$ cat flow/config.mk
export PLATFORM = sky130hd
export DESIGN_NAME = Datapath
export DESIGN_NICKNAME = Datapath
export VERILOG_FILES = /design/flow/design.v
export SDC_FILE = /design/flow/constraint.sdc
export NUM_CORES = 4
export LEC_CHECK = 0
export CAP_MARGIN = 20
export CORE_MARGIN = 2
export CORE_UTILIZATION = 66
export CTS_CLUSTER_DIAMETER = 356
export CTS_CLUSTER_SIZE = 96
export PLACE_DENSITY = 0.35
export SLEW_MARGIN = 20
$ cat flow/constraint.sdc
create_clock -name core_clock -period 9.18 [get_ports {clk}]
set_input_delay 1.8360 -clock core_clock [delete_from_list [all_inputs] [get_ports {clk}]]
set_output_delay 1.8360 -clock core_clock [all_outputs]
set_load 0.01 [all_outputs]
$ cat flow/design.v
module ALU(in1,
				in2, 
				op, 
				result);
	output reg [31:0] result;
	input [31:0] in1, in2;
	input [3:0] op;  
	always @(*) begin
		case(op)
			4'b0001 : begin  
				result = in1 & in2;
			end
			4'b0010 : begin  
				result = in1 | in2;
			end
			4'b0011 : begin  
				result = in1 ^ in2;
			end
			4'b0100 : begin  
				result = in1 + in2;
			end
			4'b0101 : begin 
				result = in1 - in2;
			end
			4'b0110 : begin  
				result = in1 >> in2[4:0];
			end
			4'b0111 : begin  
				result = in1 << in2[4:0];
			end
			4'b1000 : begin  
				result = $signed(in1) >>> in2[4:0];
			end
			4'b1001 : begin  
				result = in1 <<< in2[4:0];
			end
			4'b1010 : begin  
				result = in1 + in2;
			end
			4'b1011 : begin  
				result = {31'b0, $signed(in1) < $signed(in2)};
			end
			4'b1100 : begin  
				result = {31'b0, in1 < in2};
			end
			default : begin 
				result = 32'b0;
			end
		endcase
	end
endmodule
module BCompare(input [31:0] op1, input [31:0] op2, input BrUn, output reg BEQ, output reg BLT);
	always@(*)begin
		BEQ = 1'b0;
		BLT = 1'b0;
		if(~BrUn)begin 
			if(op1 == op2) begin
				BEQ = 1'b1;
			end
			if($signed(op1) < $signed(op2)) begin
				BLT = 1'b1;
			end
		end
		else begin
			if({1'b0, op1} == {1'b0, op2}) begin
				BEQ = 1'b1;
			end
			if({1'b0,op1} < {1'b0, op2}) begin
				BLT = 1'b1;
			end
		end
	end
endmodule
module ControlUnit(IWord, PCSelect, RegWEn, ImmSel, BrUn, BEQ, BLT, BSel, ASel, ALUOP, WBSel, MemRW);
input [31:0] IWord;
input BEQ, BLT;
output reg PCSelect, RegWEn, ImmSel, BSel, ASel, WBSel, MemRW, BrUn;
output reg [3:0] ALUOP;
always@(*) begin
	PCSelect = 1'b0;
	RegWEn = 1'b0;
	ImmSel = 1'b0;
	BSel = 1'b0;
	ASel = 1'b0;
	MemRW = 1'b0;
	WBSel = 1'b1;
	BrUn = 1'b0;
	ALUOP = 4'h4;
	case(IWord[6:0])
		7'b0110011: begin  
			PCSelect = 1'b0;
			RegWEn = 1'b1;
			ImmSel = 1'b0;
			BSel = 1'b0;
			ASel = 1'b0;
			MemRW = 1'b0;
			WBSel = 1'b1;
			BrUn = 1'b0;
			case(IWord[14:12])
				3'h0 : begin
					case(IWord[30])
						 1'b0 : begin  
							ALUOP = 4'h4;
						 end
						 1'b1 : begin  
							ALUOP = 4'h5;
						end
					endcase
				end
				3'h1 : begin  
					ALUOP = 4'h7;
				end
				3'h2 : begin  
					ALUOP = 4'hb;
				end
				3'h3 : begin  
					ALUOP = 4'hc;
				end
				3'h4 : begin  
					ALUOP = 4'h3;
				end
				3'h5 : begin 
					case(IWord[30]) 
						1'b1: begin  
							ALUOP = 4'h8;
						end
						1'b0:begin  
							ALUOP = 4'h6;
						end
					endcase
				end
				3'h6 : begin  
					ALUOP = 4'h2;
				end
				3'h7 : begin  
					ALUOP = 4'h1;
				end
			endcase
		end
		7'b0010011 : begin  
			PCSelect = 1'b0;
			RegWEn = 1'b1;
			ImmSel = 1'b1;
			BSel = 1'b1;
			ASel = 1'b0;
			MemRW = 1'b0;
			WBSel = 1'b1;
			BrUn = 1'b0;
			case(IWord[14:12])
					3'h0 : begin  
							ALUOP = 4'h4;
					end
					3'h1 : begin  
						ALUOP = 4'h7;
					end
					3'h2 : begin  
						ALUOP = 4'hb;
					end
					3'h3 : begin  
						ALUOP = 4'hc;
					end
					3'h4 : begin  
						ALUOP = 4'h3;
					end
					3'h5 : begin 
						case(IWord[30])
							1'b0 : begin
								ALUOP = 4'h6;
							end
							1'b1 : begin
								ALUOP = 4'h8;
							end
						endcase
					end
					3'h6 : begin  
						ALUOP = 4'h2;
					end
					3'h7 : begin  
						ALUOP = 4'h1;
					end
			endcase
		end
		7'b0000011 : begin  
			PCSelect = 1'b0;
			RegWEn = 1'b1;
			ImmSel = 1'b1;
			BSel = 1'b1;
			ASel = 1'b0;
			ALUOP = 4'h4;
			MemRW = 1'b0;
			WBSel = 1'b0;
			BrUn = 1'b0;
		end
		7'b0100011 : begin  
			PCSelect = 1'b0;
			RegWEn = 1'b0;
			ImmSel = 1'b1;
			BSel = 1'b1;
			ASel = 1'b0;
			ALUOP = 4'h4;
			MemRW = 1'b1;
			WBSel = 1'b1;
		end
		7'b1100011 : begin  
			RegWEn = 1'b0;
			ImmSel = 1'b1;
			case(IWord[14:12]) 
				3'h0 : begin
					BrUn = 1'b0;
					PCSelect = BEQ;
				end
				3'h1 : begin
					BrUn = 1'b0;
					PCSelect = ~BEQ;
				end
				3'h4 : begin
					BrUn = 1'b0;
					PCSelect = BLT;
				end
				3'h5 : begin
					BrUn = 1'b0;
					PCSelect = BEQ | ~BLT;
				end
				3'h6 : begin
					BrUn = 1'b1;
					PCSelect = BLT;
				end
				3'h7 : begin
					BrUn = 1'b1;
					PCSelect = BEQ | ~BLT;
				end
				default:
				;
			endcase
			BSel = 1'b1;
			ASel = 1'b1;
			ALUOP = 4'h4;
			MemRW = 1'b0;
			WBSel = 1'b1;
		end
		default:
		;
	endcase
end
endmodule
module ImmExtend(input [12:0] imm, output reg [31:0] extend);
	always @(*) begin
		extend = {{19{imm[12]}}, imm};
	end
endmodule
module PC(input PCSel, input [31:0] branchVal, input clk, input reset, output reg [31:0] PCVal);
	always @(posedge clk) begin
		if(reset) begin
			PCVal <= 32'b0;
		end
		else if(PCSel) begin
			PCVal <= branchVal;
		end
		else begin
			PCVal <= PCVal + 3'b100;
		end
	end
endmodule
module RegFile(rs1, rs2, rd, din, out1, out2, clk, reset, enable, rw);
reg [31:0] steve [31:0];
integer i;
input [4:0] rd, rs1, rs2;
input clk, reset, enable, rw;
input [31:0] din;
output reg [31:0] out1, out2;
	always @(posedge clk) begin
		if (enable) begin
			if(reset) begin
				for( i = 0; i <= 31; i = i + 1 ) begin 
					steve[i] <= 32'b0;	
				end
			end
			else if(rw && rd != 5'd0) begin
				steve[rd] <= din; 
			end
		end
	end
	always @(*) begin
		out1 = 32'b0;
		out2 = 32'b0;
		if(enable) begin
			out1 = (rs1 == 5'd0) ? 32'b0 : steve[rs1];
			out2 = (rs2 == 5'd0) ? 32'b0 : steve[rs2];
		end
	end
endmodule
module Datapath(input clk,
					input reset,
					output [31:0] imem_addr,
					input [31:0] imem_rdata,
					output [31:0] dmem_addr,
					output [31:0] dmem_wdata,
					output dmem_we,
					input [31:0] dmem_rdata,
					output wb_valid,
					output [4:0] wb_rd,
					output [31:0] wb_data);
reg [31:0] WB;
wire PCSelect, RegWEn, ImmSel, BrUn, BEQ, BLT, BSel, ASel, WBSel, MemRW;
wire [3:0] ALUOP;
wire [31:0] longImm, IWord, data1Val, data2Val, result, PCVal, DmemOut;
reg [31:0] alu1, alu2;
reg [12:0] imm;
reg [4:0] rs1, rs2, rd;
assign IWord = imem_rdata;
assign imem_addr = PCVal;
RegFile regs(IWord[19:15], IWord[24:20], IWord[11:7], WB, data1Val, data2Val, clk, reset, 1'b1 , RegWEn);
BCompare compare(data1Val, data2Val, BrUn, BEQ, BLT);
ControlUnit cu(IWord, PCSelect, RegWEn, ImmSel, BrUn, BEQ, BLT, BSel, ASel, ALUOP, WBSel, MemRW);
PC pc(PCSelect, WB, clk, reset, PCVal);
ImmExtend longBoi(imm, longImm);
ALU alu(alu1, alu2, ALUOP, result);
assign dmem_addr = result;
assign dmem_wdata = data2Val;
assign dmem_we = MemRW & ~reset;
assign DmemOut = dmem_rdata;
assign wb_valid = RegWEn & (rd != 5'd0) & ~reset;
assign wb_rd = rd;
assign wb_data = WB;
	always@(*) begin
		if(ASel) begin
			alu1 = PCVal;
		end
		else begin
			alu1 = data1Val;
		end
		if(BSel) begin
			alu2 = longImm;
		end
		else begin
			alu2 = data2Val;
		end
		if(WBSel) begin
			WB = result;
		end
		else begin
			WB = DmemOut;
		end
		if(IWord[6:0] == 7'b1100011)begin  
			imm = {IWord[31], IWord[7], IWord[30:25], IWord[11:8], 1'b0};
		end
		else if(IWord[6:0] == 7'b0100011)begin  
			imm = {IWord[31], IWord[31:25], IWord[11:7]};
		end
		else begin
			imm = {IWord[31], IWord[31:20]};
		end
		rs1 = IWord[19:15];
		rs2 = IWord[24:20];
		rd = IWord[11:7];
	end
endmodule
$ cat flow/run.sh
#!/bin/bash
# the make line also repeats each setting of config.mk as NAME=value (left out here)
make -C /OpenROAD-flow-scripts/flow DESIGN_CONFIG=/design/flow/config.mk WORK_HOME=/design/flow/orfs CLKGATE_MAP_FILE= finish
==> out/results.txt, run 1 <==
post-synthesis async set-or-reset flop share = 0
Syn Inst Count = 6076
Post-synth mux share = 0.188
Sink Count = 1056
Core Area = 0.101 sq mm
CTS H-tree lvls = 1
Cell Type Count = 110
row cnt = 117
EDFF count, synth = 1024
Synthesis Warnings = 7
yosys simple share = 0.129
GPL Wtd Cong = 1.14
Max-area cell share = 0.457
Post-Synth AOI/OAI Area = 0.134
Detail Placement HPWL = 234000 um
Avg Inst Size Synth = 11.1 sq um
Port Buffer Count = 200
Post-synth regs = 1056
total track usage = 0.765
Synth Area in Adders = 0.0248
cell taking the most area after synthesis = edfxtp_1
Synth top cell by count = edfxtp_1
Die H = 323 um
Err = [ERROR GRT-0232] Routing congestion too high. Check the congestion heatmap in the GUI.
largest cells by area after synthesis = edfxtp_1 (46%), mux4_2 (9.9%), mux2i_1 (7.3%)
GRT overflow = 146
Post-Syn Area = 0.0673 sq mm
Chip Area, Yosys = 0.0673 sq mm
Top non-seq family = multiplexers
commonest register cell after synthesis = edfxtp_1
Synth Area in XOR/XNOR = 0.00481
CTS root buffer = clkbuf_16
die area = 0.105 sq mm
FP Util = 0.663
TritonCTS Buffers = 14
Synth Seq Share = 0.466
Top Ports = 201
status = did not finish
die width = 323 um
Yosys Instances = 6076
clk buf depth = 3
Stop stage = global routing (5_1_grt)
most frequent cells after synthesis = edfxtp_1 (1024), nor2_1 (1011), mux2i_1 (492)
## through the flow
| step | setup slack, ps | hold slack (ps) | area [sq um] | cells |
|---|---|---|---|---|
| after detailed placement | -1530 | 597 | 78300 | 8225 |
| after floorplan | -19.7 | 532 | 67800 | 6107 |
| after CTS | -106 | 625 | 80300 | 8312 |
| after global placement | -1360 | 599 | 78300 | 8225 |
## layer usage
layer | GRT overflow | track usage
met1 | 1 | 0.809
met5 | 3 | 0.438
met2 | 48 | 0.874
met3 | 12 | 0.664
met4 | 82 | 0.666
## what timing repair did
item                                    in CTS
hold buffers                                 0
gates cloned                                 6
setup buffers                               57
pin swaps                                   67
gates resized                              242
endpoints found under the setup margin      58
==> run 2, diff against run 1 <==
Settings changed: CORE_UTILIZATION 66 to 58, CTS_CLUSTER_DIAMETER 356 to unset, CTS_CLUSTER_SIZE 96 to unset, HOLD_SLACK_MARGIN set to -0.09, PLACE_DENSITY 0.35 to unset, SETUP_SLACK_MARGIN set to 2.06.
Clock period 9.18 ns to 7.81 ns, I/O delays scaled along.
==> out/results.txt, run 2 <==
Top Ports = 201
Top non-seq family = multiplexers
Detail Placement HPWL = 243000 um
Err = [ERROR GRT-0232] Routing congestion too high. Check the congestion heatmap in the GUI.
die width = 345 um
Post-synth regs = 1056
Synthesis Warnings = 7
Post-Syn Area = 0.0673 sq mm
Core Area = 0.115 sq mm
GRT overflow = 90
Synth Seq Share = 0.466
Syn Inst Count = 6076
Yosys Instances = 6076
Synth top cell by count = edfxtp_1
Synth Area in XOR/XNOR = 0.00481
Stop stage = global routing (5_1_grt)
clk buf depth = 3
total track usage = 0.708
# hold bufs at CTS = 0
Post-synth mux share = 0.188
FP Util = 0.587
row cnt = 124
yosys simple share = 0.129
Avg Inst Size Synth = 11.1 sq um
Max-area cell share = 0.457
Sink Count = 1056
TritonCTS Buffers = 104
CTS root buffer = clkbuf_16
post-synthesis async set-or-reset flop share = 0
cell taking the most area after synthesis = edfxtp_1
commonest register cell after synthesis = edfxtp_1
EDFF count, synth = 1024
Cell Type Count = 110
Post-Synth AOI/OAI Area = 0.134
most frequent cells after synthesis = edfxtp_1 (1024), nor2_1 (1011), mux2i_1 (492)
GPL Wtd Cong = 1.11
die area = 0.119 sq mm
status = did not finish
Die H = 345 um
largest cells by area after synthesis = edfxtp_1 (46%), mux4_2 (9.9%), mux2i_1 (7.3%)
CTS H-tree lvls = 3
Synth Area in Adders = 0.0248
Port Buffer Count = 200
Chip Area, Yosys = 0.0673 sq mm
[run 2: through the flow]
stage                     instances  power [W]  worst slack, ps  cell area (sq um)   util
after detailed placement       8597     0.0142            -2160              80600  0.703
after CTS                      8997     0.0198             -630              87900  0.767
after global placement         8597     0.0141            -2140              80600  0.703
after floorplan                6107     0.0102             -686              68400      -
[run 2: repair_timing]
action | CTS
cloned | 9
setup buffers | 201
setup endpoints to repair | 1138
pin swaps | 160
hold endpoints to repair | 0
gates resized | 751
[run 2: routing by layer]
metal | track usage | GRT overflow
met5 | 0.267 | 0
met4 | 0.615 | 53
met3 | 0.571 | 0
met2 | 0.839 | 36
met1 | 0.762 | 1
==> run 3, diff against run 2 <==
Settings changed: CAP_MARGIN 20 to 0, CELL_PAD_IN_SITES_DETAIL_PLACEMENT set to 1, CELL_PAD_IN_SITES_GLOBAL_PLACEMENT set to 0, CORE_MARGIN 2 to 4, CORE_UTILIZATION 58 to 70, HOLD_SLACK_MARGIN -0.09 to unset, PLACE_DENSITY_LB_ADDON set to 0.17, SETUP_SLACK_MARGIN 2.06 to unset.
Clock period 7.81 ns to 21.9 ns, I/O delays scaled along.
==> out/results.txt, run 3 <==
Yosys Instances = 6076
Chip Area, Yosys = 0.0673 sq mm
Cell Area, Placed = 0.0703 sq mm
EDFF count, synth = 1024
post-synthesis async set-or-reset flop share = 0
die width = 318 um
die area = 0.101 sq mm
commonest register cell after synthesis = edfxtp_1
Avg Inst Size Synth = 11.1 sq um
largest cells by area after synthesis = edfxtp_1 (46%), mux4_2 (9.9%), mux2i_1 (7.3%)
Cell Type Count = 110
most frequent cells after synthesis = edfxtp_1 (1024), nor2_1 (1011), mux2i_1 (492)
row cnt = 113
Synth top cell by count = edfxtp_1
Core Area = 0.0952 sq mm
Top Ports = 201
Synth Area in Adders = 0.0248
Detail Placement HPWL = 336000 um
Max-area cell share = 0.457
Synth Area in XOR/XNOR = 0.00481
cell taking the most area after synthesis = edfxtp_1
status = did not finish
Post-Syn Area = 0.0673 sq mm
Post-Synth AOI/OAI Area = 0.134
Err = [ERROR DPL-0033] detailed placement checks failed during check placement.
Syn Inst Count = 6076
Post-synth regs = 1056
Synth Seq Share = 0.466
Setup WS pre-CTS = 3560 ps
Stop stage = clock tree synthesis (4_1_cts)
Die H = 318 um
Port Buffer Count = 200
Inst Count DP = 7181
GPL Wtd Cong = 1.17
Top non-seq family = multiplexers
Synthesis Warnings = 7
Post-synth mux share = 0.188
yosys simple share = 0.129
FP Util = 0.707
[run 3: through the flow]
| stage | total power (W) | util |
|---|---|---|
| 3_5_place_dp | 0.00470 | 0.739 |
| 3_3_place_gp | 0.00440 | 0.739 |
| 2_1_floorplan | 0.00353 | - |
==> run 4, diff against run 3 <==
Settings changed: ABC_AREA set to 0, CAP_MARGIN 0 to 20, CELL_PAD_IN_SITES_DETAIL_PLACEMENT 1 to unset, CELL_PAD_IN_SITES_GLOBAL_PLACEMENT 0 to unset, CORE_ASPECT_RATIO set to 1.31, CORE_MARGIN 4 to 9, CORE_UTILIZATION 70 to 68, CTS_CLUSTER_DIAMETER set to 222, CTS_CLUSTER_SIZE set to 85, GPL_TIMING_DRIVEN set to 0, MIN_ROUTING_LAYER set to met1, PLACE_DENSITY_LB_ADDON 0.17 to 0.26, SETUP_SLACK_MARGIN set to -0.76, SLEW_MARGIN 20 to 0.
Clock period 21.9 ns to 10.4 ns, I/O delays scaled along.
==> out/results.txt, run 4 <==
Max-area cell share = 0.457
Synthesis Warnings = 7
CTS root buffer = clkbuf_16
Synth Area in Adders = 0.0248
largest cells by area after synthesis = edfxtp_1 (46%), mux4_2 (9.9%), mux2i_1 (7.3%)
commonest register cell after synthesis = edfxtp_1
Chip Area, Yosys = 0.0673 sq mm
clk buf depth = 3
Post-synth mux share = 0.188
Synth Area in XOR/XNOR = 0.00481
TritonCTS Buffers = 16
post-synthesis async set-or-reset flop share = 0
Syn Inst Count = 6076
Post-Syn Area = 0.0673 sq mm
total track usage = 0.804
FP Util = 0.688
Post-Synth AOI/OAI Area = 0.134
yosys simple share = 0.129
Synth Seq Share = 0.466
EDFF count, synth = 1024
die width = 293 um
Sink Count = 1056
Err = [ERROR GRT-0116] Global routing finished with congestion. Check the congestion regions in the DRC Viewer.
row cnt = 131
Top Ports = 201
Cell Area, Placed = 0.0728 sq mm
GRT overflow = 1780
# hold bufs at CTS = 0
Die H = 378 um
cell taking the most area after synthesis = edfxtp_1
most frequent cells after synthesis = edfxtp_1 (1024), nor2_1 (1011), mux2i_1 (492)
Cell Type Count = 110
die area = 0.111 sq mm
Yosys Instances = 6076
Detail Placement HPWL = 286000 um
Synth top cell by count = edfxtp_1
Core Area = 0.0979 sq mm
Top non-seq family = multiplexers
Post-synth regs = 1056
GPL Wtd Cong = 1.36
Port Buffer Count = 193
CTS H-tree lvls = 1
status = did not finish
Stop stage = global routing (5_1_grt)
Avg Inst Size Synth = 11.1 sq um
## run 4: timing repair
action,CTS
setup buffers,68
endpoints found under the setup margin,720
gates resized,529
pin swaps,41
hold endpoints to repair,0
cloned,5
## run 4: through the flow
| step | setup slack (ps) | cells | power [W] | hold slack [ps] |
|---|---|---|---|---|
| after floorplan | -410 | 6107 | 0.00744 | 532 |
| after detailed placement | -4980 | 7657 | 0.0102 | 624 |
| after CTS | -767 | 7648 | 0.0117 | 647 |
| after global placement | -7300 | 7563 | 0.00982 | 584 |
## run 4: layer usage
metal	global-route usage	overflow
met4	0.799	593
met2	0.953	1035
met3	0.700	77
met5	0.421	8
met1	0.777	67
==> run 5, diff against run 4 <==
Settings changed: ABC_AREA 0 to unset, CORE_ASPECT_RATIO 1.31 to 0.84, CORE_MARGIN 9 to 2, CORE_UTILIZATION 68 to 56, CTS_CLUSTER_DIAMETER 222 to 51, CTS_CLUSTER_SIZE 85 to unset, GPL_TIMING_DRIVEN 0 to 1, HOLD_SLACK_MARGIN set to -0.0, MAX_ROUTING_LAYER set to met4, MIN_ROUTING_LAYER met1 to unset, PLACE_DENSITY_LB_ADDON 0.26 to 0.01, SETUP_SLACK_MARGIN -0.76 to 2.25, SLEW_MARGIN 0 to 20, TNS_END_PERCENT set to 35.
Clock period 10.4 ns to 7.78 ns, I/O delays scaled along.
==> out/results.txt, run 5 <==
via count = 67500
GPL Wtd Cong = 1.11
Setup WS pre-CTS = -1760 ps
Pint = 0.0134 W
Crit path top cell by count = buf_4
Post-Synth AOI/OAI Area = 0.134
largest net degree at the start of global routing = 94
Max-area cell share = 0.457
worst r2r path cells = 30
# setup viols final = 52
vias in the first global route = 62900
final hold vios = 0
min-delay worst type = flop to flop
clk buf depth = 3
drt total wl = 344000 um
crit path kind = input port to output pin
Port Buffer Count = 200
Post-Syn Area = 0.0673 sq mm
worst-margin pin slew = 1220 ps
commonest register cell after synthesis = edfxtp_1
die area = 0.123 sq mm
WHS Endpoint = pc.PCVal[1]$_SDFFE_PP0P_
Avg Inst Size Synth = 11.1 sq um
pwr dens = 237 mW/mm^2
register share of total power = 0.305
Worst path slowest cell = mux4_2
CTS root buffer = clkbuf_16
Worst setup EP type = output pin
WL/cell = 37.7 um
CTS tree = built
maximum VDD drop = 455 uV
hold_ws = 574 ps
Cell Type Count = 110
FP Util = 0.565
Logic area = 0.0364 sq mm
hold path startpoint = pc.PCVal[1]$_SDFFE_PP0P_
Fin Setup TNS = -24070 ps
Chip Area, Yosys = 0.0673 sq mm
max_cap viols = 0
die width = 382 um
crit-path max cell delay = 570 ps
GRT overflow = 0
LEAKAGE = 36.6 nW
P_comb = 0.00939 W
ANT nets after route = 0
FF-to-FF Start = regs.steve[22][8]$_SDFFCE_PN0P_
worst setup margin = -764 ps
clock latency (worst-skew pair) = 770 ps
Core Area = 0.119 sq mm
crit path capture = wb_data[24]
CP startpoint kind = input port
Worst slew margin = 0.182
Detail Placement HPWL = 231000 um
R2R setup slack = 1710 ps
Worst Setup SP = imem_rdata[20]
total track usage = 0.550
Synth Area in XOR/XNOR = 0.00481
initial antenna violation count = 6
Pwr top = combinational logic
crit path DRT = 6220 ps
Layout area overhead = 34.9%
Die H = 322 um
post-synthesis async set-or-reset flop share = 0
global-route wire length before repair = 463000 um
Top Ports = 201
max-slew violations = 0
Sink Count = 1056
Post-synth regs = 1056
Synth Seq Share = 0.466
Syn Inst Count = 6076
switching share of total power = 0.375
row cnt = 116
Post-synth mux share = 0.188
FILL cells = 7443
Critical Path Stages = 27
hold depth = 2
DRC violations left = 0
first-pass iteration count of the detailed router = 9
CP arrival = 6990 ps
kind of cell adding the most delay to the critical path = AND-OR/OR-AND gates
yosys simple share = 0.129
fin nets = 7615
Synth top cell by count = edfxtp_1
Worst Skew = 60.4 ps
Net Switching = 0.00808 W
RSZ-0062 raised after global routing = true
Synth Area in Adders = 0.0248
register area = 0.0314 sq mm
Fail Reasons = setup timing
Seq group = 0.00655 W
clock-pin transition on the worst setup and hold timing paths = 60 ps
WP buf/inv = 12
cell taking the most area after synthesis = edfxtp_1
CTS H-tree lvls = 3
# hold bufs at CTS = 0
status = finished with violations
period utilization = 1.10
DR iter-0 viols = 14300
stage-log warning count = 95
Yosys Instances = 6076
FF-to-FF End = regs.steve[12][17]$_SDFFCE_PN0P_
largest cells by area after synthesis = edfxtp_1 (46%), mux4_2 (9.9%), mux2i_1 (7.3%)
TritonCTS Buffers = 110
most frequent cells after synthesis = edfxtp_1 (1024), nor2_1 (1011), mux2i_1 (492)
Tot Pwr = 0.0215 W
EDFF count, synth = 1024
logic gate share of total power = 0.436
fmax = 0.117 GHz
min cycle time layout = 8540 ps
Top non-seq family = multiplexers
Synthesis Warnings = 7
P_clk = 0.00558 W
CP max FO = 7
clock share of power = 0.259
vias per inst = 7.41
[run 5: final cells by class]
type                            instances  area share
Sequential cell                      1056       0.346
Tap cell                             1593      0.0219
Timing Repair Buffer                 1794       0.183
Multi-Input combinational cell       4288       0.401
Clock buffer                          126      0.0315
Antenna cell                           11    0.000303
Inverter                              167     0.00745
Clock inverter                         80     0.00975
[run 5: routing by layer]
layer  part of all wire  up-vias  GRT usage
li1                   -    26000          -
met4              0.078        0      0.305
met5                  0        -          -
met3               0.19     1762      0.236
met2               0.39     7690      0.719
met1               0.34    32100      0.712
[run 5: through the flow]
stage	utilization	area [sq um]	cells
finish	0.762	90800	9115
global route	0.762	90800	9110
CTS	0.740	88200	8984
detailed placement	0.674	80400	8626
global placement	0.674	80400	8626
floorplan	-	68400	6107
[run 5: what timing repair did]
item	CTS	global route
buffers inserted	138	107
gates resized	871	346
pin swaps	189	203
gates cloned	14	12
endpoints found under the setup margin	1139	1139
==> run 6, diff against run 5 <==
Settings changed: CORE_UTILIZATION 56 to 72, PLACE_DENSITY set to 0.66, PLACE_DENSITY_LB_ADDON 0.01 to unset, SETUP_SLACK_MARGIN 2.25 to -0.95.
Clock period 7.78 ns to 7.92 ns, I/O delays scaled along.
==> out/results.txt, run 6 <==
status = did not finish
Stop stage = global routing (5_1_grt)
Err = [ERROR GRT-0116] Global routing finished with congestion. Check the congestion regions in the DRC Viewer.
Syn Inst Count = 6076
Core Area = 0.0924 sq mm
Detail Placement HPWL = 229000 um
Yosys Instances = 6076
CTS H-tree lvls = 3
Synthesis Warnings = 7
Post-synth regs = 1056
Die H = 284 um
post-synthesis async set-or-reset flop share = 0
Top non-seq family = multiplexers
Avg Inst Size Synth = 11.1 sq um
row cnt = 102
die width = 338 um
GRT overflow = 2817
largest cells by area after synthesis = edfxtp_1 (46%), mux4_2 (9.9%), mux2i_1 (7.3%)
Sink Count = 1056
cell taking the most area after synthesis = edfxtp_1
EDFF count, synth = 1024
Port Buffer Count = 200
most frequent cells after synthesis = edfxtp_1 (1024), nor2_1 (1011), mux2i_1 (492)
yosys simple share = 0.129
Cell Type Count = 110
commonest register cell after synthesis = edfxtp_1
Post-synth mux share = 0.188
Top Ports = 201
Synth top cell by count = edfxtp_1
Synth Seq Share = 0.466
total track usage = 0.951
Max-area cell share = 0.457
die area = 0.0960 sq mm
clk buf depth = 3
GPL Wtd Cong = 1.32
CTS root buffer = clkbuf_16
FP Util = 0.728
Post-Synth AOI/OAI Area = 0.134
Post-Syn Area = 0.0673 sq mm
TritonCTS Buffers = 106
Synth Area in Adders = 0.0248
Chip Area, Yosys = 0.0673 sq mm
Synth Area in XOR/XNOR = 0.00481
==> run 6: timing repair <==
| action | in CTS |
|---|---|
| hold buffers | 0 |
| gates resized | 182 |
| pin swaps | 42 |
| gates cloned | 12 |
| setup buffers | 25 |
| endpoints found under the setup margin | 62 |
==> run 6: through the flow <==
step	cells	worst slack [ps]	power, W	cell area (sq um)	utilization
4_1_cts	8391	-1140	0.0190	83400	0.902
3_3_place_gp	8176	-2380	0.0131	78800	0.853
2_1_floorplan	6107	-948	0.00980	67600	-
3_5_place_dp	8177	-2230	0.0134	78800	0.853
==> run 6: metal layers <==
metal,track usage,overflow
met1,0.947,355
met2,1.02,1406
met3,0.881,331
met4,0.913,725
met5,-,-
==> run 7, diff against run 6 <==
Settings changed: CORE_UTILIZATION 72 to 64, CTS_CLUSTER_SIZE set to 57, PLACE_DENSITY 0.66 to 0.61, SETUP_SLACK_MARGIN -0.95 to unset.
Clock period 7.92 ns to 8.35 ns, I/O delays scaled along.
==> out/results.txt, run 7 <==
die width = 358 um
EDFF count, synth = 1024
Err = [ERROR GRT-0116] Global routing finished with congestion. Check the congestion regions in the DRC Viewer.
Post-synth regs = 1056
CTS H-tree lvls = 3
Top Ports = 201
GRT overflow = 3068
commonest register cell after synthesis = edfxtp_1
row cnt = 109
FP Util = 0.643
Detail Placement HPWL = 235000 um
CTS root buffer = clkbuf_16
Port Buffer Count = 200
die area = 0.108 sq mm
Post-Synth AOI/OAI Area = 0.134
status = did not finish
Die H = 301 um
largest cells by area after synthesis = edfxtp_1 (46%), mux4_2 (9.9%), mux2i_1 (7.3%)
Synth Seq Share = 0.466
Synth Area in Adders = 0.0248
Post-synth mux share = 0.188
Avg Inst Size Synth = 11.1 sq um
Synth Area in XOR/XNOR = 0.00481
total track usage = 0.889
Max-area cell share = 0.457
Syn Inst Count = 6076
Core Area = 0.105 sq mm
Post-Syn Area = 0.0673 sq mm
GPL Wtd Cong = 1.16
Sink Count = 1056
yosys simple share = 0.129
clk buf depth = 3
post-synthesis async set-or-reset flop share = 0
Chip Area, Yosys = 0.0673 sq mm
most frequent cells after synthesis = edfxtp_1 (1024), nor2_1 (1011), mux2i_1 (492)
Inst Count DP = 8385
Cell Type Count = 110
Synthesis Warnings = 7
Yosys Instances = 6076
Synth top cell by count = edfxtp_1
cell taking the most area after synthesis = edfxtp_1
TritonCTS Buffers = 93
Top non-seq family = multiplexers
Stop stage = global routing (5_1_grt)
==> run 7: repair_timing <==
item	CTS
pin swaps	137
hold buffers	0
gates resized	536
buffers inserted	129
cloned	10
setup endpoints to repair	63
==> run 7: layer usage <==
metal | overflow | GRT usage
met5 | - | -
met4 | 619 | 0.746
met3 | 574 | 0.840
met2 | 1228 | 0.964
met1 | 647 | 0.915
==> run 7: through the flow <==
stage                     total power, W  hold slack (ps)  TNS, ps  cell area, sq um  setup slack [ps]
after CTS                         0.0183              638    -9560             86100              -404
after detailed placement          0.0130              627  -107860             79600             -1660
after global placement            0.0129              613   -82670             79600             -1610
after floorplan                  0.00942              532    -5440             68200              -362
==> run 8, diff against run 7 <==
Settings changed: CAP_MARGIN 20 to 5, CORE_ASPECT_RATIO 0.84 to 1.46, CORE_UTILIZATION 64 to 40, CTS_CLUSTER_DIAMETER 51 to unset, CTS_CLUSTER_SIZE 57 to unset, GPL_TIMING_DRIVEN 1 to 0, HOLD_SLACK_MARGIN -0.0 to unset, MAX_ROUTING_LAYER met4 to unset, MIN_ROUTING_LAYER set to met2, PLACE_DENSITY 0.61 to unset, PLACE_DENSITY_LB_ADDON set to 0.14, TNS_END_PERCENT 35 to unset.
Clock period 8.35 ns to 13.0 ns, I/O delays scaled along.
==> out/results.txt, run 8 <==
die width = 343 um
Core Area = 0.167 sq mm
Chip Area, Yosys = 0.0673 sq mm
post-synthesis async set-or-reset flop share = 0
yosys simple share = 0.129
Cell Type Count = 110
Synth top cell by count = edfxtp_1
Top non-seq family = multiplexers
GRT overflow = 116
Err = [ERROR GRT-0116] Global routing finished with congestion. Check the congestion regions in the DRC Viewer.
Syn Inst Count = 6076
Max-area cell share = 0.457
die area = 0.172 sq mm
Post-synth mux share = 0.188
Post-Synth AOI/OAI Area = 0.134
Synth Area in Adders = 0.0248
Yosys Instances = 6076
CTS root buffer = clkbuf_16
cell taking the most area after synthesis = edfxtp_1
Post-synth regs = 1056
Port Buffer Count = 193
Synth Seq Share = 0.466
most frequent cells after synthesis = edfxtp_1 (1024), nor2_1 (1011), mux2i_1 (492)
Sink Count = 1056
Detail Placement HPWL = 352000 um
Cell Area, Placed = 0.0741 sq mm
GPL Wtd Cong = 1.35
total track usage = 0.808
Setup WS pre-CTS = -4760 ps
Top Ports = 201
Synth Area in XOR/XNOR = 0.00481
EDFF count, synth = 1024
FP Util = 0.403
Post-Syn Area = 0.0673 sq mm
CTS H-tree lvls = 3
largest cells by area after synthesis = edfxtp_1 (46%), mux4_2 (9.9%), mux2i_1 (7.3%)
# hold bufs at CTS = 0
Avg Inst Size Synth = 11.1 sq um
TritonCTS Buffers = 101
status = did not finish
Die H = 500 um
Synthesis Warnings = 7
row cnt = 181
Stop stage = global routing (5_1_grt)
clk buf depth = 3
commonest register cell after synthesis = edfxtp_1
## run 8: metrics by stage
stage / power [W] / cells / hold WS, ps
CTS: 0.0116 / 8805 / 584
detailed placement: 0.00825 / 8570 / 573
floorplan: 0.00595 / 6107 / 532
global placement: 0.00809 / 8496 / 565
## run 8: repair_timing
action | CTS
pin swaps | 50
setup endpoints to repair | 485
resized | 492
hold endpoints to repair | 0
buffers inserted | 72
## run 8: metal layers
metal / global-route usage / overflow
met2: 0.864 / 14
met4: 0.721 / 16
met1: - / -
met5: 0.582 / 16
met3: 0.816 / 70
==> run 9, diff against run 8 <==
Settings changed: ABC_AREA set to 1, CAP_MARGIN 5 to 25, CELL_PAD_IN_SITES_GLOBAL_PLACEMENT set to 3, CORE_ASPECT_RATIO 1.46 to 0.96, CORE_MARGIN 2 to 10, CORE_UTILIZATION 40 to 39, CTS_CLUSTER_DIAMETER set to 316, GPL_ROUTABILITY_DRIVEN set to 0, GPL_TIMING_DRIVEN 0 to 1, HOLD_SLACK_MARGIN set to 0.11, MAX_ROUTING_LAYER set to met5, MIN_ROUTING_LAYER met2 to unset, PLACE_DENSITY_LB_ADDON 0.14 to 0.18, SETUP_SLACK_MARGIN set to 5.0, TNS_END_PERCENT set to 95.
Clock period 13.0 ns to 24.8 ns, I/O delays scaled along.
==> out/results.txt, run 9 <==
status = timing/DRC/antenna clean
Crit path top cell by count = nand3_1
most frequent cells after synthesis = nand2_1 (2213), nor2_1 (1690), nand3_1 (1333)
Pint = 0.00344 W
commonest register cell after synthesis = edfxtp_1
vias per inst = 6.09
largest cells by area after synthesis = edfxtp_1 (45%), nand2_1 (12%), nand3_1 (9.7%)
PostCTS Resize Cnt = 0
Worst Setup SP = imem_rdata[15]
Syn Inst Count = 9051
via count = 68500
CTS root buffer = clkbuf_16
RSZ-0062 raised after global routing = false
Port Buffer Count = 200
min cycle time layout = 18510 ps
first-pass iteration count of the detailed router = 9
P_comb = 0.00178 W
DRC violations left = 0
Worst Skew = 51.8 ps
pwr dens = 74.8 mW/mm^2
Synth top cell by count = nand2_1
period utilization = 0.746
# setup viols final = 0
buffers inserted during post-CTS setup optimization = 0
largest net degree at the start of global routing = 220
ANT nets after route = 0
CP max FO = 196
initial antenna violation count = 9
max-slew violations = 0
R2R setup slack = 17390 ps
Worst setup EP type = output pin
die area = 0.194 sq mm
Core Area = 0.175 sq mm
register share of total power = 0.364
yosys simple share = 0.334
Pwr top = sequential cells
Synthesis Warnings = 7
fin nets = 9005
worst-margin pin slew = 1180 ps
Post-synth mux share = 0
Chip Area, Yosys = 0.0688 sq mm
crit path DRT = 19840 ps
LEAKAGE = 30.0 nW
maximum VDD drop = 64.7 uV
cell taking the most area after synthesis = edfxtp_1
FP Util = 0.394
Synth Area in Adders = 0.0242
Fin Setup TNS = 0 ps
total track usage = 0.342
CTS tree = built
clock share of power = 0.320
Cell Type Count = 64
Detail Placement HPWL = 212000 um
kind of cell adding the most delay to the critical path = buffers and inverters
GRT overflow = 0
Post-Syn Area = 0.0688 sq mm
Util after Layout = 0.431
P_clk = 0.00180 W
Net Switching = 0.00218 W
worst r2r path cells = 30
post-synthesis async set-or-reset flop share = 0
Post-synth regs = 1056
logic gate share of total power = 0.316
min-delay worst type = flop to flop
Synth Seq Share = 0.456
clock latency (worst-skew pair) = 810 ps
FF-to-FF End = regs.steve[20][17]$_SDFFCE_PN0P_
WHS Endpoint = pc.PCVal[2]$_SDFF_PP0_
Yosys Instances = 9051
Avg Inst Size Synth = 7.60 sq um
CP arrival = 13550 ps
switching share of total power = 0.388
Max-area cell share = 0.447
crit-path max cell delay = 600 ps
Die H = 431 um
hold path startpoint = pc.PCVal[2]$_SDFF_PP0_
WL/cell = 30.7 um
Worst path slowest cell = clkinv_16
clk buf depth = 3
FILL cells = 17700
EDFF count, synth = 1024
vias in the first global route = 64400
# hold bufs at CTS = 0
Critical Path Stages = 30
Layout area overhead = 9.41%
crit path kind = input port to output pin
hold depth = 3
drt total wl = 346000 um
WP buf/inv = 7
Top Ports = 201
Synth Area in XOR/XNOR = 0.00471
FF-to-FF Start = regs.steve[28][1]$_SDFFCE_PN0P_
Post-Synth AOI/OAI Area = 0.101
row cnt = 150
max_cap viols = 0
final hold vios = 0
global-route wire length before repair = 486000 um
die width = 449 um
DR iter-0 viols = 10100
Worst slew margin = 0.209
CP startpoint kind = input port
stage-log warning count = 118
Seq group = 0.00205 W
clock-pin transition on the worst setup and hold timing paths = 60 ps
TritonCTS Buffers = 130
Top non-seq family = simple AND/OR/NAND/NOR gates
CTS H-tree lvls = 4
Sink Count = 1056
fmax = 0.0540 GHz
crit path capture = wb_data[24]
[run 9: routing by layer]
metal	track usage	vias to the layer above	routed length (um)
met5	0	-	80
met4	0.167	12	19200
met3	0.0690	822	36500
met2	0.524	4334	150000
met1	0.460	33300	140000
li1	-	30100	-
[run 9: stage by stage]
stage	cell area [sq um]	hold slack [ps]	cells	power (W)	setup slack [ps]
3_5_place_dp	71400	671	11000	0.00382	6760
2_1_floorplan	68900	567	9082	0.00309	10430
6_report	75300	698	11300	0.00563	6290
5_1_grt	75300	757	11300	0.00581	6260
4_1_cts	75200	697	11300	0.00560	6750
3_3_place_gp	71400	670	11000	0.00383	5280
[run 9: area by class of cell]
| type | count | area [sq um] | share of cell area |
|---|---|---|---|
| multi-input cells | 6889 | 32400 | 0.430 |
| flip-flops and latches | 1056 | 31400 | 0.417 |
| clock buffers | 159 | 3400 | 0.0452 |
| repair buffers | 344 | 3170 | 0.0421 |
| well taps | 2356 | 2950 | 0.0392 |
| inverters | 386 | 1520 | 0.0202 |
| clock inverters | 66 | 447 | 0.00594 |
| diodes | 2 | 5.00 | 0.0000665 |
==> run 10, diff against run 9 <==
Settings changed: ABC_AREA 1 to unset, CAP_MARGIN 25 to 20, CELL_PAD_IN_SITES_GLOBAL_PLACEMENT 3 to unset, CORE_ASPECT_RATIO 0.96 to unset, CORE_MARGIN 10 to 2, CORE_UTILIZATION 39 to 47, CTS_CLUSTER_DIAMETER 316 to unset, GPL_ROUTABILITY_DRIVEN 0 to unset, GPL_TIMING_DRIVEN 1 to unset, HOLD_SLACK_MARGIN 0.11 to unset, MAX_ROUTING_LAYER met5 to unset, PLACE_DENSITY set to 0.6, PLACE_DENSITY_LB_ADDON 0.18 to unset, SETUP_SLACK_MARGIN 5.0 to 2.02, TNS_END_PERCENT 95 to unset.
Clock period 24.8 ns to 8.27 ns, I/O delays scaled along.
==> out/results.txt, run 10 <==
pwr dens = 224 mW/mm^2
# hold bufs at CTS = 0
row cnt = 138
Worst Skew = 97.3 ps
max-slew violations = 0
R2R setup slack = 1060 ps
fmax = 0.113 GHz
Seq group = 0.00615 W
vias in the first global route = 61900
Worst setup EP type = output pin
initial antenna violation count = 12
Yosys Instances = 6076
FP Util = 0.474
most frequent cells after synthesis = edfxtp_1 (1024), nor2_1 (1011), mux2i_1 (492)
GRT overflow = 0
Worst Setup SP = imem_rdata[20]
GPL Wtd Cong = 1.09
WP buf/inv = 11
clk buf depth = 3
Synth Area in XOR/XNOR = 0.00481
P_comb = 0.00952 W
first-pass iteration count of the detailed router = 8
Cell Type Count = 110
Synth Area in Adders = 0.0248
cell taking the most area after synthesis = edfxtp_1
min-delay worst type = flop to flop
Port Buffer Count = 200
FF-to-FF Start = regs.steve[15][0]$_SDFFCE_PN0P_
largest net degree at the start of global routing = 87
Core Area = 0.142 sq mm
EDFF count, synth = 1024
Util after Layout = 0.652
die width = 382 um
yosys simple share = 0.129
status = finished with violations
vias per inst = 6.94
maximum VDD drop = 381 uV
max_cap viols = 0
clock latency (worst-skew pair) = 800 ps
stage-log warning count = 95
CP arrival = 7170 ps
drt total wl = 362000 um
hold depth = 3
Chip Area, Yosys = 0.0673 sq mm
P_clk = 0.00508 W
FF-to-FF End = regs.steve[13][8]$_SDFFCE_PN0P_
Tot Pwr = 0.0207 W
Top Ports = 201
CP max FO = 7
Synth top cell by count = edfxtp_1
Max-area cell share = 0.457
Synth Seq Share = 0.466
crit path capture = wb_data[25]
crit path DRT = 6620 ps
logic gate share of total power = 0.459
Post-Synth AOI/OAI Area = 0.134
hold path startpoint = pc.PCVal[31]$_SDFF_PP0_
Post-synth mux share = 0.188
CTS tree = built
Layout area overhead = 37.4%
register share of total power = 0.296
Post-Syn Area = 0.0673 sq mm
kind of cell adding the most delay to the critical path = buffers and inverters
Worst path slowest cell = mux4_2
WHS Endpoint = pc.PCVal[31]$_SDFF_PP0_
DRC violations left = 0
hold_ws = 666 ps
Post-synth regs = 1056
via count = 65900
WL/cell = 38.1 um
die area = 0.146 sq mm
worst r2r path cells = 37
Fail Reasons = setup timing
TritonCTS Buffers = 111
total track usage = 0.481
fin nets = 7715
Pwr top = combinational logic
Top non-seq family = multiplexers
CTS root buffer = clkbuf_16
worst-margin pin slew = 1190 ps
Synthesis Warnings = 7
commonest register cell after synthesis = edfxtp_1
min cycle time layout = 8830 ps
crit-path max cell delay = 560 ps
Sink Count = 1056
global-route wire length before repair = 491000 um
LEAKAGE = 37.2 nW
Avg Inst Size Synth = 11.1 sq um
Worst slew margin = 0.202
switching share of total power = 0.382
post-synthesis async set-or-reset flop share = 0
DR iter-0 viols = 11300
worst setup margin = -559 ps
Detail Placement HPWL = 251000 um
final hold vios = 0
ANT nets after route = 0
Net Switching = 0.00793 W
Critical Path Stages = 28
# setup viols final = 45
CP startpoint kind = input port
largest cells by area after synthesis = edfxtp_1 (46%), mux4_2 (9.9%), mux2i_1 (7.3%)
RSZ-0062 raised after global routing = true
period utilization = 1.07
crit path kind = input port to output pin
clock share of power = 0.245
CTS H-tree lvls = 3
Die H = 382 um
Pint = 0.0128 W
Syn Inst Count = 6076
clock-pin transition on the worst setup and hold timing paths = 70 ps
==> run 10: per-stage QoR <==
step / worst slack (ps) / setup TNS, ps / cell area, sq um / std cells
6_report: -559 / -15330 / 92500 / 9500
4_1_cts: -523 / -8380 / 91000 / 9427
3_5_place_dp: -2090 / -336230 / 81400 / 8976
2_1_floorplan: -410 / -6770 / 68400 / 6107
3_3_place_gp: -2010 / -331190 / 81400 / 8976
5_1_grt: -653 / -21380 / 92500 / 9497
==> run 10: cell type report <==
| type | count | area, sq um |
|---|---|---|
| Multi-Input combinational cell | 4287 | 36500 |
| Clock buffer | 136 | 2900 |
| Sequential cell | 1056 | 31400 |
| Inverter | 167 | 706 |
| Antenna cell | 3 | 7.51 |
| Clock inverter | 67 | 704 |
| Fill cell | 11000 | 49400 |
| Timing Repair Buffer | 1894 | 17900 |
| Tap cell | 1890 | 2360 |
==> run 10: metal layers <==
metal / vias to the layer above / global-route usage / wire [um]
li1: 26100 / - / -
met1: 32600 / 0.656 / 133000
met2: 5949 / 0.663 / 145000
met3: 1177 / 0.185 / 58900
met4: 24 / 0.245 / 24600
met5: - / 0 / 377
==> run 10: what timing repair did <==
item                                    in CTS  in global routing
resized                                   1061                213
endpoints found under the setup margin    1110               1014
gates cloned                                25                  3
setup buffers                              223                 67
pin swaps                                  252                139
==> run 11, diff against run 10 <==
Settings changed: CORE_ASPECT_RATIO set to 0.84, CORE_MARGIN 2 to 7, CORE_UTILIZATION 47 to 39, CTS_CLUSTER_DIAMETER set to 51, GPL_TIMING_DRIVEN set to 1, HOLD_SLACK_MARGIN set to -0.0, MAX_ROUTING_LAYER set to met4, PLACE_DENSITY 0.6 to 0.61, SETUP_SLACK_MARGIN 2.02 to -0.95, TNS_END_PERCENT set to 35.
Clock period 8.27 ns to 13.6 ns, I/O delays scaled along.
==> out/results.txt, run 11 <==
status = timing/DRC/antenna clean
FF-to-FF Start = regs.steve[19][0]$_SDFFCE_PN0P_
crit path DRT = 10880 ps
Syn Inst Count = 6076
Worst setup EP type = output pin
largest net degree at the start of global routing = 102
period utilization = 0.991
Critical Path Stages = 25
stage-log warning count = 95
WL/cell = 37.6 um
switching share of total power = 0.379
global-route wire length before repair = 440000 um
Chip Area, Yosys = 0.0673 sq mm
total track usage = 0.344
LEAKAGE = 29.2 nW
Worst slew margin = 0.136
crit path kind = input port to output pin
post-synthesis async set-or-reset flop share = 0
Synth Seq Share = 0.466
Synthesis Warnings = 7
Port Buffer Count = 200
EDFF count, synth = 1024
CTS root buffer = clkbuf_16
max_cap viols = 0
Inst Count DP = 8332
commonest register cell after synthesis = edfxtp_1
Net Switching = 0.00404 W
crit-path max cell delay = 810 ps
Cell Type Count = 110
TritonCTS Buffers = 115
yosys simple share = 0.129
largest cells by area after synthesis = edfxtp_1 (46%), mux4_2 (9.9%), mux2i_1 (7.3%)
die width = 467 um
Post-synth mux share = 0.188
Sink Count = 1056
GRT overflow = 0
DR iter-0 viols = 10000
Synth Area in XOR/XNOR = 0.00481
clock share of power = 0.303
maximum VDD drop = 165 uV
pwr dens = 139 mW/mm^2
vias per inst = 6.79
Pint = 0.00662 W
min-delay worst type = flop to flop
Synth Area in Adders = 0.0248
first-pass iteration count of the detailed router = 8
Max-area cell share = 0.457
CP max FO = 10
Pwr top = sequential cells
CP arrival = 10760 ps
Avg Inst Size Synth = 11.1 sq um
worst-margin pin slew = 1290 ps
Detail Placement HPWL = 228000 um
clk buf depth = 3
clock latency (worst-skew pair) = 770 ps
kind of cell adding the most delay to the critical path = AND-OR/OR-AND gates
Layout area overhead = 14.3%
WHS Endpoint = pc.PCVal[1]$_SDFFE_PP0P_
FP Util = 0.393
register share of total power = 0.351
worst r2r path cells = 25
WP buf/inv = 7
P_clk = 0.00323 W
Yosys Instances = 6076
cell taking the most area after synthesis = edfxtp_1
Worst Setup SP = imem_rdata[17]
vias in the first global route = 54100
CP startpoint kind = input port
Worst Skew = 41.6 ps
die area = 0.184 sq mm
Post-Syn Area = 0.0673 sq mm
PostCTS Resize Cnt = 0
ANT nets after route = 0
CTS tree = built
hold path startpoint = pc.PCVal[1]$_SDFFE_PP0P_
FF-to-FF End = regs.steve[12][18]$_SDFFCE_PN0P_
Seq group = 0.00373 W
# setup viols final = 0
via count = 58100
most frequent cells after synthesis = edfxtp_1 (1024), nor2_1 (1011), mux2i_1 (492)
final hold vios = 0
crit path capture = wb_data[18]
Worst path slowest cell = nor4_1
Die H = 395 um
Synth top cell by count = edfxtp_1
logic gate share of total power = 0.346
hold depth = 2
R2R setup slack = 6320 ps
fin nets = 6392
initial antenna violation count = 12
clock-pin transition on the worst setup and hold timing paths = 50 ps
P_comb = 0.00369 W
fmax = 0.0742 GHz
max-slew violations = 0
drt total wl = 322000 um
Post-synth regs = 1056
Non-Filler Instances = 8557
GPL Wtd Cong = 1.11
Top non-seq family = multiplexers
CTS H-tree lvls = 3
row cnt = 139
Top Ports = 201
buffers inserted during post-CTS setup optimization = 0
hold_ws = 524 ps
Post-Synth AOI/OAI Area = 0.134
Core Area = 0.171 sq mm
DRC violations left = 0
min cycle time layout = 13480 ps
# hold bufs at CTS = 0
## run 11: metrics by stage
| step | setup TNS [ps] | setup slack [ps] | utilization | area [sq um] | total power, W |
|---|---|---|---|---|---|
| 3_5_place_dp | 0 | 582 | 0.427 | 73000 | 0.00735 |
| 4_1_cts | 0 | 539 | 0.449 | 76900 | 0.0105 |
| 6_report | 0 | 125 | 0.449 | 76900 | 0.0107 |
| 3_3_place_gp | 0 | 530 | 0.427 | 73000 | 0.00735 |
| 5_1_grt | -9.66 | -8.80 | 0.449 | 76900 | 0.0109 |
| 2_1_floorplan | 0 | 1510 | - | 67400 | 0.00569 |
## run 11: routing by layer
layer  up-vias  part of all wire  track usage
met3       581              0.13       0.0915
met1     29600              0.42        0.499
li1      23500                 -            -
met4         0             0.043        0.118
met5         -                 0            -
met2      4382              0.40        0.461
## run 11: area by class of cell
type / count / area, sq um
Fill cell: 15800 / 94200
Tap cell: 2256 / 2820
Sequential cell: 1056 / 31400
Antenna cell: 8 / 20.0
Clock inverter: 81 / 831
Multi-Input combinational cell: 4287 / 33200
Timing Repair Buffer: 567 / 5020
Inverter: 167 / 632
Clock buffer: 135 / 3000
==> run 12, diff against run 11 <==
Settings changed: ABC_AREA set to 1, CELL_PAD_IN_SITES_DETAIL_PLACEMENT set to 0, CELL_PAD_IN_SITES_GLOBAL_PLACEMENT set to 2, CORE_ASPECT_RATIO 0.84 to unset, CORE_MARGIN 7 to 2, CORE_UTILIZATION 39 to 53, CTS_CLUSTER_DIAMETER 51 to 256, CTS_CLUSTER_SIZE set to 98, GPL_TIMING_DRIVEN 1 to unset, HOLD_SLACK_MARGIN -0.0 to unset, MAX_ROUTING_LAYER met4 to unset, PLACE_DENSITY 0.61 to 0.37, SETUP_SLACK_MARGIN -0.95 to 1.43, TNS_END_PERCENT 35 to 40.
Clock period 13.6 ns to 14.0 ns, I/O delays scaled along.
==> out/results.txt, run 12 <==
Synth Seq Share = 0.456
Die H = 364 um
Post-Synth AOI/OAI Area = 0.101
die width = 364 um
Chip Area, Yosys = 0.0688 sq mm
yosys simple share = 0.334
Syn Inst Count = 9051
Cell Type Count = 64
Synth top cell by count = nand2_1
largest cells by area after synthesis = edfxtp_1 (45%), nand2_1 (12%), nand3_1 (9.7%)
Err = [ERROR GPL-0301] Utilization 104.183 % exceeds 100%.
most frequent cells after synthesis = nand2_1 (2213), nor2_1 (1690), nand3_1 (1333)
Post-Syn Area = 0.0688 sq mm
Yosys Instances = 9051
Synth Area in Adders = 0.0242
commonest register cell after synthesis = edfxtp_1
status = did not finish
Top non-seq family = simple AND/OR/NAND/NOR gates
FP Util = 0.533
Post-synth regs = 1056
cell taking the most area after synthesis = edfxtp_1
post-synthesis async set-or-reset flop share = 0
Avg Inst Size Synth = 7.60 sq um
EDFF count, synth = 1024
Post-synth mux share = 0
Core Area = 0.129 sq mm
die area = 0.133 sq mm
Max-area cell share = 0.447
Synth Area in XOR/XNOR = 0.00471
Synthesis Warnings = 7
Stop stage = global placement without I/O (3_1_place_gp_skip_io)
row cnt = 132
==> run 13, diff against run 12 <==
Settings changed: ABC_AREA 1 to unset, CAP_MARGIN 20 to 5, CELL_PAD_IN_SITES_DETAIL_PLACEMENT 0 to unset, CELL_PAD_IN_SITES_GLOBAL_PLACEMENT 2 to 3, CORE_ASPECT_RATIO set to 0.88, CORE_UTILIZATION 53 to 40, CTS_CLUSTER_DIAMETER 256 to unset, CTS_CLUSTER_SIZE 98 to unset, GPL_TIMING_DRIVEN set to 0, HOLD_SLACK_MARGIN set to 0.01, MIN_ROUTING_LAYER set to met1, PLACE_DENSITY 0.37 to unset, PLACE_DENSITY_LB_ADDON set to 0.22, SETUP_SLACK_MARGIN 1.43 to 2.43, TNS_END_PERCENT 40 to unset.
Clock period 14.0 ns to 13.0 ns, I/O delays scaled along.
==> out/results.txt, run 13 <==
worst r2r path cells = 27
crit path DRT = 10400 ps
CP cell instances = clkdlybuf4s15_2 > buf_6 > nand2b_1 > clkbuf_4 > buf_2 > a21oi_1 > or4_1 > o21ai_2 > ha_1 > buf_4 > inv_4 > nor4_4 > buf_4 > buf_4 > a2111oi_4 > buf_4 > o32ai_4 > a221oi_4 > nand3_4 > o41ai_4 > buf_6 > buf_12 > inv_4 > buf_6
CTS root buffer = clkbuf_16
Avg Inst Size Synth = 11.1 sq um
WHS Endpoint = pc.PCVal[1]$_SDFFE_PP0P_
drt total wl = 427000 um
largest cells by area after synthesis = edfxtp_1 (46%), mux4_2 (9.9%), mux2i_1 (7.3%)
clk buf depth = 3
P_comb = 0.00579 W
worst-margin pin slew = 1430 ps
pwr dens = 150 mW/mm^2
die width = 441 um
fmax = 0.0841 GHz
CTS H-tree lvls = 3
EDFF count, synth = 1024
WL/cell = 46.5 um
kind of cell adding the most delay to the critical path = buffers and inverters
WP buf/inv = 13
Post-Syn Area = 0.0673 sq mm
Layout area overhead = 29.5%
Port Buffer Count = 193
min cycle time layout = 11890 ps
TritonCTS Buffers = 116
DR iter-0 viols = 11900
Core Area = 0.167 sq mm
Critical Path Stages = 24
global-route wire length before repair = 549000 um
Sink Count = 1056
GPL Wtd Cong = 1.09
Worst Setup SP = imem_rdata[17]
yosys simple share = 0.129
Post-Synth AOI/OAI Area = 0.134
P_clk = 0.00342 W
FP Util = 0.402
Synth top cell by count = edfxtp_1
first-pass iteration count of the detailed router = 9
die area = 0.172 sq mm
Worst slew margin = 0.0486
Worst path slowest cell = or4_1
busiest layer in global routing = met1
Worst Skew = 58.9 ps
max_cap viols = 0
global routing usage on met2 = 0.637
FF-to-FF End = regs.steve[26][18]$_SDFFCE_PN0P_
Synthesis Warnings = 7
hold_ws = 623 ps
Yosys Instances = 6076
Top Ports = 201
final hold vios = 0
met1 GRT Util = 0.643
vias in the first global route = 59900
R2R setup slack = 5800 ps
clock share of power = 0.261
Seq group = 0.00391 W
post-synthesis async set-or-reset flop share = 0
DRC violations left = 0
Synth Area in XOR/XNOR = 0.00481
# setup viols final = 0
Max-area cell share = 0.457
Non-Filler Instances = 9178
Tot Pwr = 0.0131 W
crit path capture = wb_data[21]
register share of total power = 0.298
Cell Type Count = 110
min-delay worst type = flop to flop
Synth Area in Adders = 0.0248
Top non-seq family = multiplexers
fin nets = 7044
Syn Inst Count = 6076
status = timing/DRC/antenna clean
FF-to-FF Start = regs.steve[17][1]$_SDFFCE_PN0P_
crit-path max cell delay = 840 ps
Die H = 389 um
hold path startpoint = pc.PCVal[1]$_SDFFE_PP0P_
switching share of total power = 0.405
GRT overflow = 0
Post-synth regs = 1056
crit path kind = input port to output pin
Detail Placement HPWL = 319000 um
clock-pin transition on the worst setup and hold timing paths = 70 ps
CP max FO = 10
max-slew violations = 0
clock latency (worst-skew pair) = 790 ps
Inst Count DP = 8556
Crit path top cell by count = buf_4
CP arrival = 9290 ps
Synth Seq Share = 0.466
logic gate share of total power = 0.441
period utilization = 0.915
commonest register cell after synthesis = edfxtp_1
CP startpoint kind = input port
most frequent cells after synthesis = edfxtp_1 (1024), nor2_1 (1011), mux2i_1 (492)
LEAKAGE = 33.5 nW
ANT nets after route = 0
Chip Area, Yosys = 0.0673 sq mm
largest net degree at the start of global routing = 33
Pint = 0.00780 W
CTS tree = built
vias per inst = 7.09
maximum VDD drop = 142 uV
cell taking the most area after synthesis = edfxtp_1
Util after Layout = 0.521
RSZ-0062 raised after global routing = true
Post-synth mux share = 0.188
Pwr top = combinational logic
row cnt = 141
Worst setup EP type = output pin
initial antenna violation count = 19
via count = 65100
met3 usage = 0.227
stage-log warning count = 95
hold depth = 2
Net Switching = 0.00532 W
total track usage = 0.483
run 13: stage by stage:
stage,area (sq um),setup slack (ps),setup TNS (ps)
finish,87200,1110,0
global route,87100,1180,0
CTS,83000,1010,0
detailed placement,73800,-3220,-153510
global placement,72600,-4800,-1029380
floorplan,67900,2420,0
run 13: what timing repair did:
| action | 4_1_cts | 5_1_grt |
|---|---|---|
| cloned | 4 | 2 |
| hold buffers | 0 | 0 |
| hold endpoints to repair | 0 | 0 |
| endpoints found under the setup margin | 1018 | 64 |
| buffers inserted | 184 | 198 |
| pin swaps | 117 | 191 |
| resized | 910 | 743 |
run 13: final cells by class:
cell class                      count  area (sq um)
Timing Repair Buffer              621          6160
Clock buffer                      136          3000
Fill cell                       14900         80200
Multi-Input combinational cell   4287         36700
Antenna cell                       17          42.5
Tap cell                         2216          2770
Clock inverter                     81           786
Sequential cell                  1056         31400
Inverter                          167           699
Buffer                            597          5660
run 13: per-layer routing:
layer	share of wire	up-vias	wire [um]
met4	0.069	26	29600
li1	-	24900	-
met5	0.0033	-	1430
met1	0.37	33100	159000
met2	0.39	5926	166000
met3	0.17	1184	70900
==> run 14, diff against run 13 <==
Settings changed: CAP_MARGIN 5 to 20, CELL_PAD_IN_SITES_GLOBAL_PLACEMENT 3 to unset, CORE_ASPECT_RATIO 0.88 to unset, CORE_UTILIZATION 40 to 58, GPL_TIMING_DRIVEN 0 to unset, HOLD_SLACK_MARGIN 0.01 to 0.3, MAX_ROUTING_LAYER set to met4, MIN_ROUTING_LAYER met1 to unset, PLACE_DENSITY set to 0.6, PLACE_DENSITY_LB_ADDON 0.22 to unset, SETUP_SLACK_MARGIN 2.43 to 1.93, TNS_END_PERCENT set to 35.
Clock period 13.0 ns to 7.86 ns, I/O delays scaled along.
==> out/results.txt, run 14 <==
status = did not finish
Stop stage = global routing (5_1_grt)
Err = [ERROR GRT-0232] Routing congestion too high. Check the congestion heatmap in the GUI.
Top non-seq family = multiplexers
CTS root buffer = clkbuf_16
row cnt = 124
Chip Area, Yosys = 0.0673 sq mm
Die H = 345 um
Post-synth mux share = 0.188
CTS H-tree lvls = 3
Post-Syn Area = 0.0673 sq mm
Max-area cell share = 0.457
Cell Type Count = 110
Sink Count = 1056
commonest register cell after synthesis = edfxtp_1
Synth Area in Adders = 0.0248
die area = 0.119 sq mm
post-synthesis async set-or-reset flop share = 0
Core Area = 0.115 sq mm
Detail Placement HPWL = 243000 um
total track usage = 0.737
Synth top cell by count = edfxtp_1
most frequent cells after synthesis = edfxtp_1 (1024), nor2_1 (1011), mux2i_1 (492)
yosys simple share = 0.129
Post-synth regs = 1056
Synthesis Warnings = 7
Yosys Instances = 6076
Syn Inst Count = 6076
cell taking the most area after synthesis = edfxtp_1
Synth Area in XOR/XNOR = 0.00481
Top Ports = 201
GPL Wtd Cong = 1.12
Avg Inst Size Synth = 11.1 sq um
Port Buffer Count = 200
FP Util = 0.587
TritonCTS Buffers = 106
GRT overflow = 139
Synth Seq Share = 0.466
clk buf depth = 3
EDFF count, synth = 1024
die width = 345 um
Post-Synth AOI/OAI Area = 0.134
largest cells by area after synthesis = edfxtp_1 (46%), mux4_2 (9.9%), mux2i_1 (7.3%)
Setup WS pre-CTS = -2390 ps
run 14: timing repair:
action	4_1_cts
cloned	19
hold endpoints to repair	0
resized	1078
hold buffers	0
setup buffers	233
pin swaps	243
setup endpoints to repair	1131
run 14: metrics by stage:
stage	std cells	cell area, sq um	setup TNS, ps	util	total power, W
after CTS	9050	90000	-20780	0.785	0.0205
after detailed placement	8600	80500	-552090	0.703	0.0141
after global placement	8600	80500	-474430	0.702	0.0140
after floorplan	6107	68400	-16400	-	0.0101
run 14: metal layers:
layer	global-route usage	GRT overflow
met5	-	-
met4	0.630	75
met3	0.591	2
met2	0.851	58
met1	0.779	4
==> run 15, diff against run 14 <==
Settings changed: CAP_MARGIN 20 to 5, CELL_PAD_IN_SITES_DETAIL_PLACEMENT set to 1, CELL_PAD_IN_SITES_GLOBAL_PLACEMENT set to 2, CORE_ASPECT_RATIO set to 0.88, CORE_UTILIZATION 58 to 40, GPL_TIMING_DRIVEN set to 0, HOLD_SLACK_MARGIN 0.3 to 0.01, MAX_ROUTING_LAYER met4 to unset, MIN_ROUTING_LAYER set to met1, PLACE_DENSITY 0.6 to unset, PLACE_DENSITY_LB_ADDON set to 0.11, SETUP_SLACK_MARGIN 1.93 to 2.43, TNS_END_PERCENT 35 to unset.
Clock period 7.86 ns to 13.0 ns, I/O delays scaled along.
==> out/results.txt, run 15 <==
CP max FO = 10
EDFF count, synth = 1024
Worst slew margin = 0.0758
RSZ-0062 raised after global routing = true
period utilization = 0.916
vias in the first global route = 62600
Net Switching = 0.00542 W
ANT nets after route = 0
P_clk = 0.00329 W
GRT overflow = 0
clock share of power = 0.248
Synth Seq Share = 0.466
# setup viols final = 0
CP arrival = 9310 ps
WHS Endpoint = pc.PCVal[1]$_SDFFE_PP0P_
Logic area = 0.0369 sq mm
Chip Area, Yosys = 0.0673 sq mm
Worst Skew = 50.0 ps
maximum VDD drop = 145 uV
Synth Area in XOR/XNOR = 0.00481
die area = 0.172 sq mm
Layout area overhead = 30.7%
fin nets = 7129
crit-path max cell delay = 590 ps
crit path kind = input port to output pin
Post-Syn Area = 0.0673 sq mm
clock-pin transition on the worst setup and hold timing paths = 60 ps
largest net degree at the start of global routing = 33
Synthesis Warnings = 7
Die H = 389 um
via count = 66900
cell taking the most area after synthesis = edfxtp_1
Yosys Instances = 6076
FILL cells = 17200
P_comb = 0.00605 W
min cycle time layout = 11910 ps
die width = 441 um
initial antenna violation count = 25
Post-Synth AOI/OAI Area = 0.134
vias per inst = 7.23
worst-margin pin slew = 1390 ps
Cell Type Count = 110
CTS H-tree lvls = 3
GPL Wtd Cong = 1.09
kind of cell adding the most delay to the critical path = buffers and inverters
FF-to-FF Start = regs.steve[18][0]$_SDFFCE_PN0P_
first-pass iteration count of the detailed router = 6
CTS root buffer = clkbuf_16
CP startpoint kind = input port
stage-log warning count = 95
Crit path top cell by count = buf_12
Worst setup EP type = output pin
FF-to-FF End = regs.steve[31][14]$_SDFFCE_PN0P_
logic gate share of total power = 0.456
Pwr top = combinational logic
WL/cell = 48.1 um
drt total wl = 445000 um
hold depth = 2
R2R setup slack = 5870 ps
Sink Count = 1056
crit path capture = wb_data[31]
Detail Placement HPWL = 329000 um
Core Area = 0.167 sq mm
DRC violations left = 0
final hold vios = 0
Fin Setup TNS = 0 ps
yosys simple share = 0.129
most frequent cells after synthesis = edfxtp_1 (1024), nor2_1 (1011), mux2i_1 (492)
worst r2r path cells = 27
hold path startpoint = pc.PCVal[1]$_SDFFE_PP0P_
Avg Inst Size Synth = 11.1 sq um
clock latency (worst-skew pair) = 790 ps
CTS tree = built
Synth top cell by count = edfxtp_1
Worst Setup SP = imem_rdata[16]
hold_ws = 612 ps
Port Buffer Count = 193
largest cells by area after synthesis = edfxtp_1 (46%), mux4_2 (9.9%), mux2i_1 (7.3%)
LEAKAGE = 33.9 nW
Top Ports = 201
DR iter-0 viols = 12200
global-route wire length before repair = 572000 um
pwr dens = 151 mW/mm^2
row cnt = 141
Synth Area in Adders = 0.0248
Max-area cell share = 0.457
register share of total power = 0.295
Pint = 0.00783 W
Syn Inst Count = 6076
clk buf depth = 3
WP buf/inv = 14
crit path DRT = 10400 ps
switching share of total power = 0.409
max_cap viols = 0
Top non-seq family = multiplexers
max-slew violations = 0
TritonCTS Buffers = 110
post-synthesis async set-or-reset flop share = 0
Worst path slowest cell = or4_4
# hold bufs at CTS = 0
Post-synth mux share = 0.188
FP Util = 0.402
Post-synth regs = 1056
min-delay worst type = flop to flop
Seq group = 0.00391 W
register area = 0.0314 sq mm
total track usage = 0.500
commonest register cell after synthesis = edfxtp_1
Critical Path Stages = 29
status = timing/DRC/antenna clean
fmax = 0.0840 GHz
run 15: timing repair:
item | 4_1_cts | 5_1_grt
resized | 919 | 859
setup buffers | 178 | 281
cloned | 5 | 2
pin swaps | 124 | 236
endpoints found under the setup margin | 1015 | 64
run 15: final cells by class:
| class | count | share of cell area |
|---|---|---|
| diodes | 16 | 0.000455 |
| clock inverters | 66 | 0.00636 |
| well taps | 2216 | 0.0315 |
| repair buffers | 712 | 0.0796 |
| plain buffers | 597 | 0.0640 |
| inverters | 167 | 0.00816 |
| clock buffers | 140 | 0.0337 |
| flip-flops and latches | 1056 | 0.357 |
| multi-input cells | 4287 | 0.419 |
run 15: metrics by stage:
step | cell area [sq um] | power [W] | setup slack, ps | util | cells
after floorplan | 67900 | 0.00601 | 2420 | - | 6107
after global placement | 72600 | 0.00813 | -4810 | 0.434 | 8516
after detailed placement | 73900 | 0.00828 | -3470 | 0.441 | 8566
after CTS | 82800 | 0.0121 | 1000 | 0.494 | 8955
after global routing | 87900 | 0.0133 | 1150 | 0.525 | 9242
final | 88000 | 0.0133 | 1090 | 0.525 | 9257
run 15: layer usage:
metal | vias to the layer above | GRT usage | share of wire
met5 | - | 0 | 0.0019
met4 | 18 | 0.269 | 0.071
met3 | 1327 | 0.247 | 0.17
met2 | 6116 | 0.667 | 0.39
met1 | 34400 | 0.656 | 0.37
li1 | 25000 | - | -
No activity file was given, so power comes from the tool's default toggle rates.
